## violet
Design dual_port_ram, start of the top module:
module dual_port_ram #(
  parameter DATA_WIDTH = 8,
  parameter ADDR_WIDTH = 6
)(
  input logic clk,
  input logic rst,
  input logic [DATA_WIDTH-1 : 0] data1,
  input logic [ADDR_WIDTH-1 : 0] addr1,
  input logic enable1,
  input logic [DATA_WIDTH-1 : 0] data2,
  input logic [ADDR_WIDTH-1 : 0] addr2,
  input logic enable2,
  output logic [DATA_WIDTH-1 : 0] q1,
  output logic [DATA_WIDTH-1 : 0] q2
);
For scale: ~530 flip-flops, ~32000 um2 of cells after synthesis.
export LEC_CHECK = 0
export CAP_MARGIN = 20
export CELL_PAD_IN_SITES_DETAIL_PLACEMENT = 0
export CELL_PAD_IN_SITES_GLOBAL_PLACEMENT = 3
export CORE_ASPECT_RATIO = 1.36
export CORE_MARGIN = 6
export CORE_UTILIZATION = 61
export CTS_CLUSTER_SIZE = 50
export GPL_ROUTABILITY_DRIVEN = 0
export MAX_ROUTING_LAYER = met4
export MIN_ROUTING_LAYER = met2
export PLACE_DENSITY_LB_ADDON = 0.15
export SLEW_MARGIN = 20
create_clock -name core_clock -period 10.0 [get_ports {clk}]
run.sh (not shown) runs the stock make flow with config.mk's settings and CLKGATE_MAP_FILE=.
No final results exist for violet, since it was stopped by error FLW-0024 during 3_1_place_gp_skip_io.
Setup changes, violet to nickel
Settings: CTS_CLUSTER_SIZE no longer set, was 50; MAX_ROUTING_LAYER no longer set, was met4; CELL_PAD_IN_SITES_GLOBAL_PLACEMENT no longer set, was 3; CORE_MARGIN now 2, was 6; CORE_UTILIZATION now 39, was 61; MIN_ROUTING_LAYER no longer set, was met2; GPL_ROUTABILITY_DRIVEN no longer set, was 0; PLACE_DENSITY_LB_ADDON no longer set, was 0.15; CELL_PAD_IN_SITES_DETAIL_PLACEMENT no longer set, was 0; CORE_ASPECT_RATIO no longer set, was 1.36; the clock period (ns, I/O delays scaled along) now 5.44, was 10.0.
Findings:
The flow did not stop early for nickel: all stages ran, and the layout cleared the timing, design-rule and antenna checks.
Seen in the log of violet: FLW-0024 during 3_1_place_gp_skip_io, after which the run never completed.
Width of the die of nickel exceeds that of violet by more than a quarter.
Sequential share of the synthesized area delta (violet -> nickel): insignificant
nickel -> violet: instance count of the mapped netlist delta 0, exact match
Die size: nickel exceeds violet
When the final numbers for violet and nickel were put side by side, the number of standard-cell rows in the floorplan turned out to be smaller in violet.
Summary: with violet as the reference, core area in nickel moved up by more than half.
Setup changes, nickel to juniper
Settings: swapping 39 for 61 in CORE_UTILIZATION; putting GPL_ROUTABILITY_DRIVEN at 0 where nothing was set; swapping 20 for 15 in SLEW_MARGIN; putting CORE_ASPECT_RATIO at 1.36 where nothing was set; putting MIN_ROUTING_LAYER at met2 where nothing was set; swapping 2 for 6 in CORE_MARGIN; putting PLACE_DENSITY_LB_ADDON at 0.15 where nothing was set; putting CTS_CLUSTER_SIZE at 50 where nothing was set; putting CELL_PAD_IN_SITES_GLOBAL_PLACEMENT at 3 where nothing was set; putting MAX_ROUTING_LAYER at met5 where nothing was set; putting CELL_PAD_IN_SITES_DETAIL_PLACEMENT at 1 where nothing was set; swapping 5.44 for 10.0 in the clock period (ns, I/O delays scaled along).
==> results <==
In juniper, core utilization at floorplan is higher than in nickel.
juniper did not finish; the tool stopped in 3_1_place_gp_skip_io with error FLW-0024.
Reported for nickel and juniper, number of nets in the synthesized netlist turned out identical to the last digit.
Re number of flops mapped to enable cells by yosys: no difference whatsoever between juniper and nickel.
Going from nickel to juniper, die extent in y went down about 4%, yosys stat cell total held, die footprint went down 26000 um2.
[compare] base=nickel new=juniper: floorplan core area decreased by about 36% relative to the old numbers; horizontal die size shows a reduction of 28%.
The following lists how indigo was set up differently from juniper:
Settings: TNS_END_PERCENT: unset -> 10; MAX_ROUTING_LAYER: met5 -> unset; CORE_MARGIN: 6 -> 2; MIN_ROUTING_LAYER: met2 -> unset; SLEW_MARGIN: 15 -> 20; PLACE_DENSITY_LB_ADDON: 0.15 -> 0.06; ABC_AREA: unset -> 1; CTS_CLUSTER_SIZE: 50 -> 10; CORE_UTILIZATION: 61 -> 72; CELL_PAD_IN_SITES_DETAIL_PLACEMENT: 1 -> unset; CELL_PAD_IN_SITES_GLOBAL_PLACEMENT: 3 -> unset; CORE_ASPECT_RATIO: 1.36 -> unset; the clock period (ns, I/O delays scaled along): 10.0 -> 5.13.
==> results <==
indigo: no failed stages, no open violations at the end. The die of indigo is smaller than the one used in juniper. Compared with juniper, indigo shows a higher synthesized instance count. Lower initial standard-cell utilization of the core goes to juniper over indigo. Going from juniper to indigo, cell row count -18; area reported by Yosys stat rose by 6.2%; number of distinct library cells after synthesis went down by 50.

========
Starting RTL as in the previous note.
Settings: LEC_CHECK=0, CAP_MARGIN=20, CORE_MARGIN=2, CORE_UTILIZATION=30, SLEW_MARGIN=20; clock period 5.44 ns.
The first run finished clean.
Rerun with:
Settings changed: CORE_UTILIZATION 30 to 61, MAX_ROUTING_LAYER from default to met4, SETUP_SLACK_MARGIN from default to 1.47.
Clock period 5.44 ns to 5.31 ns, I/O delays scaled along.
Via count is higher by 3.2%.
Core utilization is higher by 34 points.
Global-route usage grows by 27 points.
Clock skew came out lower by 0.0038 ns.
Critical path depth decreases by 2.
Count of clock-buffer cells in the layout stays the same.
Rerun with:
Settings changed: CAP_MARGIN 20 to 5, CELL_PAD_IN_SITES_DETAIL_PLACEMENT from default to 2, CELL_PAD_IN_SITES_GLOBAL_PLACEMENT from default to 0, CORE_MARGIN 2 to 5, CTS_CLUSTER_DIAMETER from default to 149, CTS_CLUSTER_SIZE from default to 71, GPL_ROUTABILITY_DRIVEN from default to 0, GPL_TIMING_DRIVEN from default to 0, MAX_ROUTING_LAYER met4 to met5, PLACE_DENSITY from default to 0.49, SETUP_SLACK_MARGIN 1.47 to 0.08, SLEW_MARGIN 20 to 0, TNS_END_PERCENT from default to 95.
Clock period 5.31 ns to 3.62 ns, I/O delays scaled along.
The new run failed in detailed placement.
Synthesized cell count stays the same.
Synthesized area does not change.
Die area goes up by a few percent.
Rerun with:
Settings changed: CAP_MARGIN 5 to 20, CELL_PAD_IN_SITES_DETAIL_PLACEMENT 2 to default, CELL_PAD_IN_SITES_GLOBAL_PLACEMENT 0 to default, CORE_MARGIN 5 to 2, CORE_UTILIZATION 61 to 58, CTS_CLUSTER_DIAMETER 149 to default, CTS_CLUSTER_SIZE 71 to default, GPL_ROUTABILITY_DRIVEN 0 to default, GPL_TIMING_DRIVEN 0 to default, MAX_ROUTING_LAYER met5 to met4, PLACE_DENSITY 0.49 to default, SETUP_SLACK_MARGIN 0.08 to 0.58, SLEW_MARGIN 0 to 20, TNS_END_PERCENT 95 to default.
Clock period 3.62 ns to 5.31 ns, I/O delays scaled along.
After rerunning:
- With this change the flow completed without violations
- area after synthesis is unchanged
- die area is about the same
- synthesized cell count does not change
